== run 1 ==
// AProject2
module AProject2(led,lednext,switch,switchnext,btn, clk, rst, a, b, c, d, e, f, g, an
    );
Size: ~2,600 cells after synthesis, roughly 33 I/O pins, about 18,000 um^2 of cells after synthesis.
Settings: LEC_CHECK=0, CAP_MARGIN=20, CORE_MARGIN=2, CORE_UTILIZATION=58, SETUP_SLACK_MARGIN=-0.92, SLEW_MARGIN=20; clock period 12.0 ns.
run.sh (not shown) runs the stock make flow with config.mk's settings and CLKGATE_MAP_FILE=.
Ran to the end and failed final checks on negative setup slack: run 1.
Relative to run 1, the following input files were edited for run 2:
# run 1
export LEC_CHECK = 0
export CAP_MARGIN = 20
export CORE_MARGIN = 2
export CORE_UTILIZATION = 58
export SETUP_SLACK_MARGIN = -0.92
export SLEW_MARGIN = 20
create_clock -name core_clock -period 12.0 [get_ports {clk}]
# run 2
export LEC_CHECK = 0
export CAP_MARGIN = 20
export CORE_MARGIN = 2
export CORE_UTILIZATION = 58
export SETUP_SLACK_MARGIN = 3.2
export SLEW_MARGIN = 20
create_clock -name core_clock -period 12.0 [get_ports {clk}]
Results
Run 2 did not finish; a tool error ended it in 5_1_grt.
As far as clock sink total goes, run 1 and run 2 are indistinguishable; the numbers are identical.
Summary of the comparison: final weighted congestion of routability-driven global placement is lower in run 2, relative to run 1.
Comparing run 2 against run 1, there is no change at all in total nets after synthesis.
Run 2: post-place setup slack 0.035 ns above run 1
Run 1 -> run 2: cell count after placement flat
Between run 1 and run 2, the difference in mean area per synthesized cell is negligible.
Input-level comparison between run 3 and run 2:
# run 2
export LEC_CHECK = 0
export CAP_MARGIN = 20
export CORE_MARGIN = 2
export CORE_UTILIZATION = 58
export SETUP_SLACK_MARGIN = 3.2
export SLEW_MARGIN = 20
create_clock -name core_clock -period 12.0 [get_ports {clk}]
# run 3
export LEC_CHECK = 0
export ABC_AREA = 0
export CAP_MARGIN = 15
export CELL_PAD_IN_SITES_GLOBAL_PLACEMENT = 0
export CORE_MARGIN = 2
export CORE_UTILIZATION = 72
export CTS_CLUSTER_DIAMETER = 209
export MAX_ROUTING_LAYER = met5
export MIN_ROUTING_LAYER = met1
export SETUP_SLACK_MARGIN = -0.67
export SLEW_MARGIN = 20
create_clock -name core_clock -period 11.1 [get_ports {clk}]
==> results <==
Stage in which a tool error killed run 3: 4_1_cts.
On instance area after placement, run 2 and run 3 are neck and neck.
Compared with run 2, run 3 shows a lower vertical die dimension.
From run 2 to run 3, synthesized cell count did not move at all.
Overall chip area delta for run 3 relative to run 2: 6300 um^2 lower
Input changes introduced in run 4 (baseline for comparison: run 3):
# run 3
export LEC_CHECK = 0
export ABC_AREA = 0
export CAP_MARGIN = 15
export CELL_PAD_IN_SITES_GLOBAL_PLACEMENT = 0
export CORE_MARGIN = 2
export CORE_UTILIZATION = 72
export CTS_CLUSTER_DIAMETER = 209
export MAX_ROUTING_LAYER = met5
export MIN_ROUTING_LAYER = met1
export SETUP_SLACK_MARGIN = -0.67
export SLEW_MARGIN = 20
create_clock -name core_clock -period 11.1 [get_ports {clk}]
# run 4
export LEC_CHECK = 0
export ABC_AREA = 1
export CAP_MARGIN = 20
export CELL_PAD_IN_SITES_DETAIL_PLACEMENT = 1
export CELL_PAD_IN_SITES_GLOBAL_PLACEMENT = 2
export CORE_ASPECT_RATIO = 1.15
export CORE_MARGIN = 2
export CORE_UTILIZATION = 28
export CTS_CLUSTER_DIAMETER = 229
export GPL_TIMING_DRIVEN = 0
export SLEW_MARGIN = 20
create_clock -name core_clock -period 20.6 [get_ports {clk}]
### Flow results
- Run 4 finished all stages; the layout is clean.
- Post-synthesis register bit count: run 4 vs run 3 identical
- Between run 4 and run 3, the initial standard-cell utilization of the core is higher for run 3.
- Area after synthesis, run 4 vs run 3: up by more than 10%
- Run 4 vs run 3, standard-cell row count went up by 90%.
- Summary — average footprint of a synthesized cell, run 4 relative to run 3: lower, by 21%.
- Compared with run 3, placeable core region in run 4 increased by more than 100%.
- The higher instance tally after logic synthesis came out of run 4.
- Compared with run 3, in run 4 placed cell area +0.59%, sequential area share after synthesis -3.9 points, synthesized chip area reported by yosys +about 20%.
- Re total die area: run 3 was lower than run 4.

========
## build 35
Starting RTL as in the previous note.
// AProject2
module AProject2(led,lednext,switch,switchnext,btn, clk, rst, a, b, c, d, e, f, g, an
    );
input [3:0] btn; 
input [4:0] switch;
input [2:0] switchnext;
input clk; 
input rst;                                   
output a, b, c, d, e, f, g;  
output [3:0] an; 
output [4:0] led;
output [2:0] lednext;
reg a, b, c, d, e, f, g;  
reg [3:0] an;
reg slow_clock;
integer i;
integer count;
integer led_count;
integer guess;
integer guess_count;
integer guess_count2;
integer guess_count3;
reg countPL1;
reg countPL2;
reg countPL2values;
reg tempcount;
reg equaltemp;
reg freeze;
reg switchnextcount;
reg [4:0] led;
reg [2:0] lednext;
reg [4:0] dig;
reg [5:0] button0;
reg [5:0] button1;
reg [5:0] button2;
reg [5:0] button3;
reg [5:0] player1_0;
reg [5:0] player1_1;
reg [5:0] player1_2;
reg [5:0] player1_3;
reg [5:0] player2_0;
reg [5:0] player2_1;
reg [5:0] player2_2;
reg [5:0] player2_3;
reg [19:0] player1_full;
reg [19:0] player2_full;
wire slow_tick = (count > 900) && (slow_clock == 1'b0);
always @(posedge clk) 
begin
	if (rst)
	begin
		count<=0;
		slow_clock<=0;
	end
	else if (count > 900)
	begin
		count<=1;
		slow_clock<=~slow_clock;
	end
	else
  ...
Settings: LEC_CHECK=0, CAP_MARGIN=20, CORE_MARGIN=2, CORE_UTILIZATION=40, SLEW_MARGIN=20; clock period 22.9 ns.
Changes in build 26 relative to build 35:
- putting CELL_PAD_IN_SITES_GLOBAL_PLACEMENT at 0 where nothing was set
- putting CTS_CLUSTER_DIAMETER at 234 where nothing was set
- putting ABC_AREA at 0 where nothing was set
- putting HOLD_SLACK_MARGIN at 0.28 where nothing was set
- swapping 20 for 15 in CAP_MARGIN
- swapping 40 for 72 in CORE_UTILIZATION
- putting SETUP_SLACK_MARGIN at -0.67 where nothing was set
- putting MIN_ROUTING_LAYER at met1 where nothing was set
- putting MAX_ROUTING_LAYER at met5 where nothing was set
- swapping 22.9 for 10.5 in the clock period (ns, I/O delays scaled along)
### Flow results
~same post-synthesis net count in build 35 and build 26
Build 26 and build 35 ended up with roughly the same summed standard-cell area reported by yosys.
Relative to build 35, the floorplan row count of build 26 is lower by 20.
What ended build 26 was a tool error in clock tree synthesis (4_1_cts); the run never finished.
Build 26 against build 35; core area is down by more than a quarter.
Against build 35, placed instance count in build 26 rose by more than 10%.
diff inputs: build 26 => build 79
- a change of SETUP_SLACK_MARGIN from -0.67 to 1.64
- an added PLACE_DENSITY_LB_ADDON of 0.21
- a deleted CELL_PAD_IN_SITES_GLOBAL_PLACEMENT that had been 0
- an added CTS_CLUSTER_SIZE of 80
- a change of CTS_CLUSTER_DIAMETER from 234 to 242
- a change of CAP_MARGIN from 15 to 20
- a deleted MAX_ROUTING_LAYER that had been met5
- a deleted HOLD_SLACK_MARGIN that had been 0.28
- a deleted MIN_ROUTING_LAYER that had been met1
- a change of ABC_AREA from 0 to 1
- a change of the clock period (ns, I/O delays scaled along) from 10.5 to 12.0
FAIL build 79 @ global routing (5_1_grt): tool exited with error
Per the comparison of build 79 with build 26, number of cells after detailed placement went up, vertical die dimension climbed about 9%, area fraction in mux cells went down.
Max sequential element share of the synthesized area across build 79 and build 26: build 26
Relative to build 79, the following input files were edited for build 81:
- CORE_UTILIZATION: 72 -> 40
- CTS_CLUSTER_DIAMETER: 242 -> unset
- CTS_CLUSTER_SIZE: 80 -> unset
- ABC_AREA: 1 -> unset
- SETUP_SLACK_MARGIN: 1.64 -> unset
- PLACE_DENSITY_LB_ADDON: 0.21 -> unset
- the clock period (ns, I/O delays scaled along): 12.0 -> 25.0
Build 81: done, clean on timing, DRC and antenna
When build 81 is set beside build 79, its distinct cell type count after synthesis turns out to be 33 larger.
Build 81 vs build 79: sequential element share of the synthesized area up in build 81
Taking build 81 over build 79, the cell area after placement ratio works out to 0.830.
Compared with build 79, build 81 shows post-synthesis share of cell area spent on and-or and or-and gates higher by 4.2 points.
Build 81: mean cell area of the mapped netlist is 1.5 sq um higher than what build 79 reported.
Comparing build 81 and build 79, number of gates resized after CTS is lower on build 81.
Modified inputs, build 1 compared to build 81
- an added CELL_PAD_IN_SITES_GLOBAL_PLACEMENT of 0
- an added CTS_CLUSTER_DIAMETER of 209
- a change of CORE_UTILIZATION from 40 to 66
- a change of CAP_MARGIN from 20 to 40
- an added MAX_ROUTING_LAYER of met5
- an added ABC_AREA of 1
- an added SETUP_SLACK_MARGIN of 0.61
- an added MIN_ROUTING_LAYER of met1
- an added PLACE_DENSITY_LB_ADDON of 0.01
- a change of the clock period (ns, I/O delays scaled along) from 25.0 to 13.0
- Quantity of gates resized following cts in build 1 is 14 above build 81.
- Looking at met3 usage, build 1 sits 4.9 points higher than build 81 does.
- Build 81 → build 1: routability congestion estimate higher, number of optimization iterations in the first detailed-route pass higher, chip area line of the yosys report higher, final worst-path setup slack lower.

========
exp/quartz:
The RTL this note starts from:
==> flow/design.v <==
`timescale 1ns / 1ps
module AProject2(led,lednext,switch,switchnext,btn, clk, rst, a, b, c, d, e, f, g, an
    );
input [3:0] btn; 
input [4:0] switch;
input [2:0] switchnext;
input clk; 
input rst;                                   
output a, b, c, d, e, f, g;  
output [3:0] an; 
output [4:0] led;
output [2:0] lednext;
reg a, b, c, d, e, f, g;  
reg [3:0] an;
reg slow_clock;
integer i;
integer count;
integer led_count;
integer guess;
integer guess_count;
integer guess_count2;
integer guess_count3;
reg countPL1;
reg countPL2;
reg countPL2values;
reg tempcount;
reg equaltemp;
reg freeze;
reg switchnextcount;
reg [4:0] led;
reg [2:0] lednext;
reg [4:0] dig;
reg [5:0] button0;
reg [5:0] button1;
reg [5:0] button2;
reg [5:0] button3;
reg [5:0] player1_0;
reg [5:0] player1_1;
reg [5:0] player1_2;
reg [5:0] player1_3;
reg [5:0] player2_0;
reg [5:0] player2_1;
reg [5:0] player2_2;
reg [5:0] player2_3;
reg [19:0] player1_full;
reg [19:0] player2_full;
wire slow_tick = (count > 900) && (slow_clock == 1'b0);
always @(posedge clk) 
begin
	if (rst)
	begin
		count<=0;
		slow_clock<=0;
	end
	else if (count > 900)
	begin
		count<=1;
		slow_clock<=~slow_clock;
	end
	else
		count<=count+1;
end
always @(posedge clk) 
if (rst)
begin
	a=0; b=0; c=0; d=0; e=0; f=0; g=0;
	an=0; led=0; lednext=0; dig=0;
	led_count=0;
	guess=0; guess_count=0; guess_count2=0; guess_count3=0;
	countPL1=0; countPL2=0; countPL2values=0;
	tempcount=0; equaltemp=0; freeze=0; switchnextcount=0;
	button0=0; button1=0; button2=0; button3=0;
	player1_0=0; player1_1=0; player1_2=0; player1_3=0;
	player2_0=0; player2_1=0; player2_2=0; player2_3=0;
	player1_full=0; player2_full=0;
end
else if (slow_tick)
begin
	if(freeze==0)
	begin
		led=switch;
		lednext=switchnext;
	end
	if (switch[4] == 0)                                 
	begin
		an=4'b 1111;
		button0=5'b00000;							
		button1=5'b10001;							
		button2=5'b00001;							
		button3=5'b00100;	
		countPL1=0;
		countPL2=0;
		countPL2values=0;
		tempcount=0;
		equaltemp=0;
		freeze=0;
		guess=0;
		guess_count=0;
		guess_count2=0;
		guess_count3=0;			
		player1_0=0;
		player1_1=0;
		player1_2=0;
		player1_3=0;
		player2_0=0;
		player2_1=0;
		player2_2=0;
		player2_3=0;
		player1_full=0;
		player2_full=0;			
	end
   else
		if(freeze==1)
		begin
			if (led_count > 5000) 
			begin 
				led_count=0;
				led=~led; 
				lednext=~lednext;
			end 
			led_count = led_count+1; 
		end
		if(switchnext[2]==1)								 
		begin
			if(switchnextcount==0)
			begin
				button0=player2_0;
				button1=player2_1;
				button2=player2_2;
				button3=player2_3;
				switchnextcount=1;
			end	
		end
		else
		begin
		switchnextcount=0;
		end
	 	if(switchnext[1]==0)									 
		begin
			if(countPL1==0)
			begin
				button0=5'b00000;
				button1=5'b10001;
				button2=5'b00001;
				button3=5'b00100;	
				countPL1=1;
				countPL2=0;
			end
		end
      begin 
			case (an)
				4'b 1110: an=4'b 1101;	
				4'b 1101: an=4'b 1011;  
				4'b 1011: an=4'b 0111;
				4'b 0111: an=4'b 1110;
				4'b 1111:an=4'b 0111;				
				default: an=1111; 
			endcase
			case (an)
				4'b 0111:  
				begin
					if(btn == 4'b0001)
					begin
						if(freeze==0)
						begin
							button0=switch;
							dig=button0;  
						end			
					end
					else
					begin
						dig=button0;
					end
				end
				4'b 1011: 
				begin
					if(btn == 4'b0010)
					begin
						if(freeze==0)
						begin								
							button1=switch;
							dig=button1;
						end
					end
					else
					begin
						dig=button1;
					end
				end	 
				4'b 1101: 
				begin
					if(btn == 4'b0100)
					begin
						if(freeze==0)
						begin								
							button2=switch;
							dig=button2;
						end
					end
					else
					begin
						dig=button2;
					end
				end
				4'b1110:  
				begin
					if(btn == 4'b1000)
					begin
						if(freeze==0)
						begin
							button3=switch;
							dig=button3;
						end
					end
					else
					begin
						dig=button3;
					end	
				end
			endcase
			if(switchnext[1]==1)														 
			begin
				if(countPL2==0)
				begin
					player1_0=button0;						     					 
					player1_1=button1;
					player1_2=button2;
					player1_3=button3;
					player1_full[4:0]=player1_0;
					player1_full[9:5]=player1_1;
					player1_full[14:10]=player1_2;
					player1_full[19:15]=player1_3;
					button0=5'b00000;
					button1=5'b10010;
					button2=5'b00001;
					button3=5'b00100;	
					countPL1=0;
					countPL2=1;
				end
				if(switchnext[0]==1)													 
				begin
					if(countPL2values==0)
					begin					
						player2_0=button0;						     					 
						player2_1=button1;
						player2_2=button2;
						player2_3=button3;
						player2_full[4:0]=player2_0;
						player2_full[9:5]=player2_1;
						player2_full[14:10]=player2_2;
						player2_full[19:15]=player2_3;								
						countPL2values=1;
					end
				end
				if(switchnext[0]==0)													 
				begin
					if(countPL2values==1)
					begin
						if(player2_full < player1_full)     					 
						begin
							button0=5'b 00000;
							button1=5'b 00011;
							button2=5'b 00001;
							button3=5'b 10010;
							guess=guess+1;
							countPL2values=0;
						end
						if(player2_full > player1_full)      					 
						begin
							button0=5'b 00000;
							button1=5'b 00101;
							button2=5'b 00010;
							button3=5'b 10010;
							guess=guess+1;
							countPL2values=0;
						end
						if(player2_full == player1_full)
						begin
							if(equaltemp==0)
							begin
								guess=guess+1;
								equaltemp=1;
							end
							if(guess>=1000 && guess<10000)
							begin
								guess=guess-1000;
								guess_count3=guess_count3+1;
							end												
							if(guess>=100 && guess<1000)
							begin
								guess=guess-100;
								guess_count2=guess_count2+1;
							end
							if(guess>=10 && guess<100)
							begin
								guess=guess-10;
								guess_count=guess_count+1;													
							end
							if(guess<10)
							begin
								if(tempcount==0)
								begin
									guess=guess+16;
									guess_count=guess_count+16;
									guess_count2=guess_count2+16;
									guess_count3=guess_count3+16;														
									tempcount=1;
								end
								button0=guess;
								button1=guess_count;
								button2=guess_count2;
								button3=guess_count3;
								led=0;
								lednext=0;
								countPL2values=0;
								freeze=1;
							end
						end											
					end
				end
			end
		end
		case (dig) 
		  5'b11111:  begin   
							a=0; b=1; c=1; d=1; e=0; f=0; g=0;  
						 end
		  5'b11110:  begin    
							a=0; b=1; c=1; d=0; e=0; f=0; g=0;  
						 end
		  5'b11101:  begin   
							a=1; b=0; c=0; d=0; e=0; f=1; g=0;  
						 end
		  5'b11100:  begin    
							a=0; b=1; c=1; d=0; e=0; f=0; g=1;  
						 end
		  5'b11011:  begin    
							a=1; b=1; c=0; d=0; e=0; f=0; g=0;  
						 end
		  5'b11010:  begin    
							a=0; b=0; c=0; d=1; e=0; f=0; g=0;  
						 end
		  5'b11001:  begin    
							a=0; b=0; c=0; d=1; e=1; f=0; g=0;  
						 end
		  5'b11000:  begin    
							a=0; b=0; c=0; d=0; e=0; f=0; g=0;  
						 end
		  5'b10111:  begin   
							a=0; b=0; c=0; d=1; e=1; f=1; g=1;  
						 end
		  5'b10110:  begin    
							a=0; b=1; c=0; d=0; e=0; f=0; g=0;  
						 end	
		  5'b10101:  begin    
							a=0; b=1; c=0; d=0; e=1; f=0; g=0;  
						 end
		  5'b10100:  begin    
							a=1; b=0; c=0; d=1; e=1; f=0; g=0;  
						 end
		  5'b10011:  begin    
							a=0; b=0; c=0; d=0; e=1; f=1; g=0;  
						 end 
		  5'b10010:  begin     
							a=0; b=0; c=1; d=0; e=0; f=1; g=0;    
						 end 
		  5'b10001:  begin     
							a=1; b=0; c=0; d=1; e=1; f=1; g=1;  
						 end 
		  5'b10000:  begin    
							a=0; b=0; c=0; d=0; e=0; f=0; g=1;  
						 end 
		  5'b00001:  begin    
							a=1; b=1; c=1; d=0; e=0; f=0; g=1;     
						 end
		  5'b00010:  begin    
							a=1; b=0; c=0; d=1; e=0; f=0; g=0;     
						 end	
		  5'b00011:  begin    
							a=1; b=1; c=0; d=0; e=0; f=1; g=0;     
						 end			 
		  5'b00100:  begin    
							a=0; b=0; c=1; d=1; e=0; f=0; g=0;     
						 end
		  5'b00101:  begin    
							a=1; b=1; c=1; d=1; e=0; f=1; g=1;     
						 end
		  5'b00110:  begin    
							a=1; b=0; c=0; d=0; e=0; f=0; g=1;     
						 end
		  5'b00111:  begin    
							a=0; b=1; c=0; d=0; e=1; f=0; g=1;     
						 end
		  5'b01000:  begin    
							a=1; b=0; c=0; d=0; e=1; f=0; g=0;     
						 end					 
		  5'b00000:  begin    
							a=1; b=1; c=1; d=1; e=1; f=1; g=1;      
						 end 	
		  default:  begin    
							a=1; b=1; c=1; d=1; e=1; f=1; g=1;  
						end 
		endcase 
	end
endmodule
Settings: LEC_CHECK=0, CAP_MARGIN=35, CORE_MARGIN=2, CORE_UTILIZATION=51, PLACE_DENSITY_LB_ADDON=0.04, SLEW_MARGIN=20; clock period 17.3 ns.
Changes in exp/lagoon relative to exp/quartz:
- putting CTS_CLUSTER_DIAMETER at 209 where nothing was set
- swapping 35 for 40 in CAP_MARGIN
- putting MIN_ROUTING_LAYER at met1 where nothing was set
- putting CELL_PAD_IN_SITES_GLOBAL_PLACEMENT at 1 where nothing was set
- putting MAX_ROUTING_LAYER at met5 where nothing was set
- putting SETUP_SLACK_MARGIN at -0.67 where nothing was set
- clearing PLACE_DENSITY_LB_ADDON, which used to be 0.04
- swapping 51 for 70 in CORE_UTILIZATION
- putting ABC_AREA at 0 where nothing was set
- swapping 17.3 for 11.1 in the clock period (ns, I/O delays scaled along)
[summary]
FAIL exp/lagoon @ global placement without I/O: tool exited with error
Compared exp/quartz against exp/lagoon; async set-reset flop share out of synthesis within noise.
exp/quartz → exp/lagoon: floorplan core area now sits lower, die extent in x has decreased, die size now sits lower, average instance area after synthesis about even.
Input-level comparison between exp/sierra and exp/lagoon:
- changing CELL_PAD_IN_SITES_GLOBAL_PLACEMENT from 1 to 0
- setting HOLD_SLACK_MARGIN to -0.1 for the first time
- changing CORE_UTILIZATION from 70 to 66
- changing CAP_MARGIN from 40 to 10
- changing ABC_AREA from 0 to 1
- changing MAX_ROUTING_LAYER from met5 to met4
- setting GPL_ROUTABILITY_DRIVEN to 0 for the first time
- setting PLACE_DENSITY_LB_ADDON to 0.01 for the first time
- changing SETUP_SLACK_MARGIN from -0.67 to 3.67
- changing the clock period (ns, I/O delays scaled along) from 11.1 to 12.7
Findings:
exp/sierra has completed all stages; timing, DRC and antenna checks passed.
On register area share after synthesis: between exp/sierra and exp/lagoon, it ends up lower for exp/sierra.
Compared with exp/lagoon, in exp/sierra area fraction in compound gates after synthesis -4.2 points, arithmetic-cell share of the synthesized area counting full adders, half adders and majority gates moved down, synthesis area per yosys climbed about 20%.
In exp/sierra, the synthesized area came out about 20% above the value in exp/lagoon.
When the final numbers for exp/sierra and exp/lagoon were put side by side, the multiplexer share of the synthesized area turned out to be smaller in exp/sierra.
Average footprint of a synthesized cell shrinks by more than 10% when moving from exp/lagoon to exp/sierra.
Synthesized cell count (exp/sierra / exp/lagoon): 1.5
In the flow results for exp/sierra and exp/lagoon, the height of the die is smaller on exp/lagoon.
Changes in exp/ember relative to exp/sierra:
- CELL_PAD_IN_SITES_GLOBAL_PLACEMENT no longer set, was 0
- SETUP_SLACK_MARGIN no longer set, was 3.67
- MAX_ROUTING_LAYER no longer set, was met4
- CAP_MARGIN now 20, was 10
- GPL_ROUTABILITY_DRIVEN no longer set, was 0
- MIN_ROUTING_LAYER no longer set, was met1
- PLACE_DENSITY_LB_ADDON no longer set, was 0.01
- CTS_CLUSTER_DIAMETER no longer set, was 209
- ABC_AREA no longer set, was 1
- HOLD_SLACK_MARGIN no longer set, was -0.1
- CORE_UTILIZATION now 40, was 66
- the clock period (ns, I/O delays scaled along) now 21.6, was 12.7
### Flow results
The final reports for exp/ember and exp/sierra show starting DRC count in detailed routing lower in the former. Compared to exp/sierra, exp/ember has area of the mapped netlist about 16% lower. Summary of exp/ember over exp/sierra: switching share of power -14 points; first-pass GRT wire length -about 16%; clock latency of the later-clocked register in the worst-skew pair ~0 delta; global-route usage -18 points.
Power is estimated from default activity; no workload was simulated.
